==> inputs of run a <==
// vga
module vga(clk, rst, reset, btnL, btnR, btnD, vga_h_sync, vga_v_sync, vga_R, vga_G, vga_B);
export LEC_CHECK = 0
export CAP_MARGIN = 20
export CELL_PAD_IN_SITES_GLOBAL_PLACEMENT = 2
export CORE_MARGIN = 9
export CORE_UTILIZATION = 43
export MAX_ROUTING_LAYER = met4
export SLEW_MARGIN = 5
export TNS_END_PERCENT = 60
create_clock -name core_clock -period 10.0 [get_ports {clk}]
run.sh (not shown) runs the stock make flow with config.mk's settings and CLKGATE_MAP_FILE=.
==> run b: changes against run a <==
==> flow/config.mk (replaced) <==
export PLATFORM = sky130hd
export DESIGN_NAME = vga
export DESIGN_NICKNAME = vga
export VERILOG_FILES = /design/flow/design.v
export SDC_FILE = /design/flow/constraint.sdc
export NUM_CORES = 4
export LEC_CHECK = 0
export ABC_AREA = 1
export CAP_MARGIN = 20
export CORE_MARGIN = 2
export CORE_UTILIZATION = 72
export CTS_CLUSTER_SIZE = 10
export PLACE_DENSITY_LB_ADDON = 0.09
export SETUP_SLACK_MARGIN = 0.33
export SLEW_MARGIN = 20
==> flow/constraint.sdc (replaced) <==
create_clock -name core_clock -period 7.05 [get_ports {clk}]
set_input_delay 1.4100 -clock core_clock [delete_from_list [all_inputs] [get_ports {clk}]]
set_output_delay 1.4100 -clock core_clock [all_outputs]
set_load 0.01 [all_outputs]
==> qor summary <==
                                                                           run a                       run b
Result of the run                               no timing/DRC/antenna violations  complete, but fails checks
Layout check failures                                                          -                setup timing
Reg2reg start                                                  syncgen.PixelY[2]           syncgen.PixelY[1]
Die extent in y                                                           250 um                      181 um
Net count entering floorplan                                                2966                        3884
Total power                                                              1880 uW                     2490 uW
Count of cells along the worst hold path                                       1                           2
Clock network latency to the later pin of the worst-skew pair            0.54 ns                     0.56 ns
Area of all sequential standard cells                              0.00432 sq mm               0.00432 sq mm
Transition at the pin with the smallest max-transition slack             1.02 ns                     1.26 ns
Compound-Gate Fraction of Synth Area                                       21.2%                       22.2%
Clock buffer count from CTS                                                   25                          26
Via count of the first global-routing pass                                 20000                       24800
Area of the mapped netlist                                          0.0231 sq mm                0.0225 sq mm
Post-synth cell types                                                        111                          77
Met2 layer usage reported by global route                                  35.7%                       74.4%
Number of inserted filler cells in the final layout                         5245                        2247
Max-Slew Margin vs Limit                                                   32.2%                       15.3%
Pleak                                                                 0.00910 uW                   0.0112 uW
Upper clock frequency limit                                              111 MHz                     134 MHz
Die area                                                            0.0625 sq mm                0.0326 sq mm
Total core area                                                     0.0529 sq mm                0.0307 sq mm
Power in combinational cells                                             25.8 uW                     42.9 uW
GR Util met1                                                               34.4%                       51.2%
Data arrival time of the critical path                                   9.47 ns                     7.93 ns
Post-detail-place hpwl                                                   58.2 mm                     57.3 mm
Tot GR Track Use                                                           24.1%                       45.9%
Placed Area                                                         0.0237 sq mm                0.0228 sq mm


==> job 2068: inputs <==
Starting RTL as in the previous note.
==> flow/config.mk <==
export PLATFORM = sky130hd
export DESIGN_NAME = vga
export DESIGN_NICKNAME = vga
export VERILOG_FILES = /design/flow/design.v
export SDC_FILE = /design/flow/constraint.sdc
export NUM_CORES = 4
export LEC_CHECK = 0
export ABC_AREA = 0
export CAP_MARGIN = 20
export CELL_PAD_IN_SITES_GLOBAL_PLACEMENT = 1
export CORE_ASPECT_RATIO = 1.37
export CORE_MARGIN = 2
export CORE_UTILIZATION = 29
export CTS_CLUSTER_DIAMETER = 297
export CTS_CLUSTER_SIZE = 17
export GPL_ROUTABILITY_DRIVEN = 0
export GPL_TIMING_DRIVEN = 1
export MAX_ROUTING_LAYER = met4
export MIN_ROUTING_LAYER = met1
export PLACE_DENSITY_LB_ADDON = 0.15
export SETUP_SLACK_MARGIN = 3.26
export SLEW_MARGIN = 5
export TNS_END_PERCENT = 20
==> flow/constraint.sdc <==
create_clock -name core_clock -period 12.4 [get_ports {clk}]
set_input_delay 2.4800 -clock core_clock [delete_from_list [all_inputs] [get_ports {clk}]]
set_output_delay 2.4800 -clock core_clock [all_outputs]
set_load 0.01 [all_outputs]
==> job 4404: changes against job 2068 <==
Settings changed: ABC_AREA 0 to 1, CELL_PAD_IN_SITES_GLOBAL_PLACEMENT 1 to not set, CORE_ASPECT_RATIO 1.37 to not set, CORE_UTILIZATION 29 to 72, CTS_CLUSTER_DIAMETER 297 to 56, CTS_CLUSTER_SIZE 17 to 90, GPL_ROUTABILITY_DRIVEN 0 to not set, GPL_TIMING_DRIVEN 1 to not set, MAX_ROUTING_LAYER met4 to not set, MIN_ROUTING_LAYER met1 to not set, PLACE_DENSITY_LB_ADDON 0.15 to 0.24, SETUP_SLACK_MARGIN 3.26 to 1.0, SLEW_MARGIN 5 to 20, TNS_END_PERCENT 20 to not set.
==> flow/constraint.sdc (replaced) <==
create_clock -name core_clock -period 7.03 [get_ports {clk}]
set_input_delay 1.4060 -clock core_clock [delete_from_list [all_inputs] [get_ports {clk}]]
set_output_delay 1.4060 -clock core_clock [all_outputs]
set_load 0.01 [all_outputs]
==> job 3758: changes against job 2068 <==
Settings changed: ABC_AREA 0 to not set, CELL_PAD_IN_SITES_GLOBAL_PLACEMENT 1 to not set, CORE_ASPECT_RATIO 1.37 to not set, CORE_UTILIZATION 29 to 66, CTS_CLUSTER_DIAMETER 297 to not set, CTS_CLUSTER_SIZE 17 to not set, GPL_ROUTABILITY_DRIVEN 0 to not set, GPL_TIMING_DRIVEN 1 to not set, MAX_ROUTING_LAYER met4 to not set, MIN_ROUTING_LAYER met1 to not set, PLACE_DENSITY_LB_ADDON 0.15 to not set, SETUP_SLACK_MARGIN 3.26 to 1.75, SLEW_MARGIN 5 to 20, TNS_END_PERCENT 20 to not set.
==> flow/constraint.sdc (replaced) <==
create_clock -name core_clock -period 7.03 [get_ports {clk}]
set_input_delay 1.4060 -clock core_clock [delete_from_list [all_inputs] [get_ports {clk}]]
set_output_delay 1.4060 -clock core_clock [all_outputs]
set_load 0.01 [all_outputs]
==> summary of the runs <==
- Job 4404 reached the layout checks and failed them: setup timing. Job 2068 completed with no timing, DRC or antenna violations. Job 3758 finished but fails on setup timing.
- Between job 3758 and job 2068, the lower worst setup slack is in job 3758 (gap 3.9 ns).
- In job 4404 the die size is lower than in job 3758, by about 11%.
- Of job 2068 and job 4404, job 4404 has the higher worst hold slack (gap 0.014 ns).
- Of job 4404 and job 2068, job 4404 has the higher critical path depth (gap 15).
- Between job 3758 and job 4404, the lower non-clock buffer count is in job 4404 (gap 27).
- Against job 3758, the sequential power of job 2068 is lower by about 43%.


==> inputs of ember <==
Starting RTL as in the previous note.
make LEC_CHECK=0 ABC_AREA=0 CAP_MARGIN=20 CELL_PAD_IN_SITES_GLOBAL_PLACEMENT=1 CORE_ASPECT_RATIO=1.37 CORE_MARGIN=2 CORE_UTILIZATION=29 CTS_CLUSTER_DIAMETER=297 CTS_CLUSTER_SIZE=17 GPL_ROUTABILITY_DRIVEN=1 GPL_TIMING_DRIVEN=0 MAX_ROUTING_LAYER=met4 MIN_ROUTING_LAYER=met1 SETUP_SLACK_MARGIN=3.26 SLEW_MARGIN=5 TNS_END_PERCENT=20 finish   # period 12.4 ns
==> inputs of sierra, as changes to ember <==
- ABC_AREA: 0 -> 1
- CAP_MARGIN: 20 -> 5
- CELL_PAD_IN_SITES_GLOBAL_PLACEMENT: 1 -> default
- CORE_ASPECT_RATIO: 1.37 -> default
- CORE_UTILIZATION: 29 -> 70
- CTS_CLUSTER_DIAMETER: 297 -> default
- CTS_CLUSTER_SIZE: 17 -> default
- GPL_ROUTABILITY_DRIVEN: 1 -> default
- GPL_TIMING_DRIVEN: 0 -> default
- MAX_ROUTING_LAYER: met4 -> default
- MIN_ROUTING_LAYER: met1 -> default
- PLACE_DENSITY: default -> 0.64
- SETUP_SLACK_MARGIN: 3.26 -> default
- SLEW_MARGIN: 5 -> 20
- TNS_END_PERCENT: 20 -> default
==> flow/constraint.sdc (replaced) <==
create_clock -name core_clock -period 5.91 [get_ports {clk}]
set_input_delay 1.1820 -clock core_clock [delete_from_list [all_inputs] [get_ports {clk}]]
set_output_delay 1.1820 -clock core_clock [all_outputs]
set_load 0.01 [all_outputs]
==> inputs of delta, as changes to ember <==
- ABC_AREA: 0 -> 1
- CELL_PAD_IN_SITES_GLOBAL_PLACEMENT: 1 -> default
- CORE_ASPECT_RATIO: 1.37 -> default
- CORE_UTILIZATION: 29 -> 72
- CTS_CLUSTER_DIAMETER: 297 -> default
- CTS_CLUSTER_SIZE: 17 -> 10
- GPL_ROUTABILITY_DRIVEN: 1 -> default
- GPL_TIMING_DRIVEN: 0 -> default
- HOLD_SLACK_MARGIN: default -> 0.27
- MAX_ROUTING_LAYER: met4 -> default
- MIN_ROUTING_LAYER: met1 -> default
- PLACE_DENSITY_LB_ADDON: default -> 0.09
- SETUP_SLACK_MARGIN: 3.26 -> 1.26
- SLEW_MARGIN: 5 -> 20
- TNS_END_PERCENT: 20 -> 5
==> flow/constraint.sdc (replaced) <==
create_clock -name core_clock -period 7.05 [get_ports {clk}]
set_input_delay 1.4100 -clock core_clock [delete_from_list [all_inputs] [get_ports {clk}]]
set_output_delay 1.4100 -clock core_clock [all_outputs]
set_load 0.01 [all_outputs]
==> notes <==
ember passed the timing, DRC and antenna checks. sierra finished with negative setup slack left. delta finished but fails on negative setup slack.
Maximum frequency: sierra is larger than delta (about 1.6%).
Routed wire length, lowest first: sierra, delta, ember.
Sequential cell count is the same in sierra and delta.
Clock-buffer cell count, highest first: sierra, delta, ember.
Global-route usage, highest first: delta, sierra, ember.


==> 07-03 <==
vga again, from the RTL that the note above started with.
Settings: LEC_CHECK=0, CAP_MARGIN=20, CELL_PAD_IN_SITES_GLOBAL_PLACEMENT=2, CORE_MARGIN=9, CORE_UTILIZATION=40, SETUP_SLACK_MARGIN=1.67, SLEW_MARGIN=5, TNS_END_PERCENT=60; clock period 10.0 ns.
==> inputs of 08-06, as changes to 07-03 <==
- CELL_PAD_IN_SITES_DETAIL_PLACEMENT: unset -> 2
- CELL_PAD_IN_SITES_GLOBAL_PLACEMENT: 2 -> 0
- CORE_ASPECT_RATIO: unset -> 1.29
- CORE_MARGIN: 9 -> 2
- CORE_UTILIZATION: 40 -> 17
- CTS_CLUSTER_SIZE: unset -> 56
- GPL_ROUTABILITY_DRIVEN: unset -> 0
- MIN_ROUTING_LAYER: unset -> met2
- PLACE_DENSITY_LB_ADDON: unset -> 0.05
- SETUP_SLACK_MARGIN: 1.67 -> 0.49
- SLEW_MARGIN: 5 -> 20
- TNS_END_PERCENT: 60 -> unset
==> flow/constraint.sdc (replaced) <==
create_clock -name core_clock -period 9.44 [get_ports {clk}]
set_input_delay 1.8880 -clock core_clock [delete_from_list [all_inputs] [get_ports {clk}]]
set_output_delay 1.8880 -clock core_clock [all_outputs]
set_load 0.01 [all_outputs]
==> inputs of 09-20, as changes to 07-03 <==
- ABC_AREA: unset -> 1
- CAP_MARGIN: 20 -> 10
- CELL_PAD_IN_SITES_GLOBAL_PLACEMENT: 2 -> unset
- CORE_MARGIN: 9 -> 2
- CORE_UTILIZATION: 40 -> 72
- SETUP_SLACK_MARGIN: 1.67 -> -0.37
- SLEW_MARGIN: 5 -> 20
- TNS_END_PERCENT: 60 -> unset
==> flow/constraint.sdc (replaced) <==
create_clock -name core_clock -period 5.53 [get_ports {clk}]
set_input_delay 1.1060 -clock core_clock [delete_from_list [all_inputs] [get_ports {clk}]]
set_output_delay 1.1060 -clock core_clock [all_outputs]
set_load 0.01 [all_outputs]
==> comparison table <==
	08-06	09-20	07-03
Outcome	complete, no violations	finished with violations	complete, no violations
Violated checks	-	setup timing	-
Cell repeated most along the worst path	-	nand2_2	fa_1
Routed length on met1	0 microns	28310 microns	36200 microns
Worst-case vdd ir drop	0.0001056 V	0.0002744 V	0.0001162 V
Inverter count of the layout excluding clock inverters	100	484	100
Hold EP	clk_dv[0]	clkpx.counter[0]	clk_dv[0]
Net count reported at finish	2897	4004	2892
Cell depth of the worst flop-to-flop path	32	47	29
Cell with the largest stage delay on the worst path	mux4_2	fa_2	dfxtp_1
OpenROAD warning count	79	87	82
Total CTS buffers	27	25	26
Clock distribution power	1.11 mW	1.72 mW	1.01 mW
Biggest cell delay along the critical path	0.57 ns	0.71 ns	0.53 ns
Global-route wire length before repair	165700 microns	125900 microns	120800 microns
Required time of the critical path	9.96 ns	6.03 ns	10.48 ns
Power is estimated from default activity; no workload was simulated.
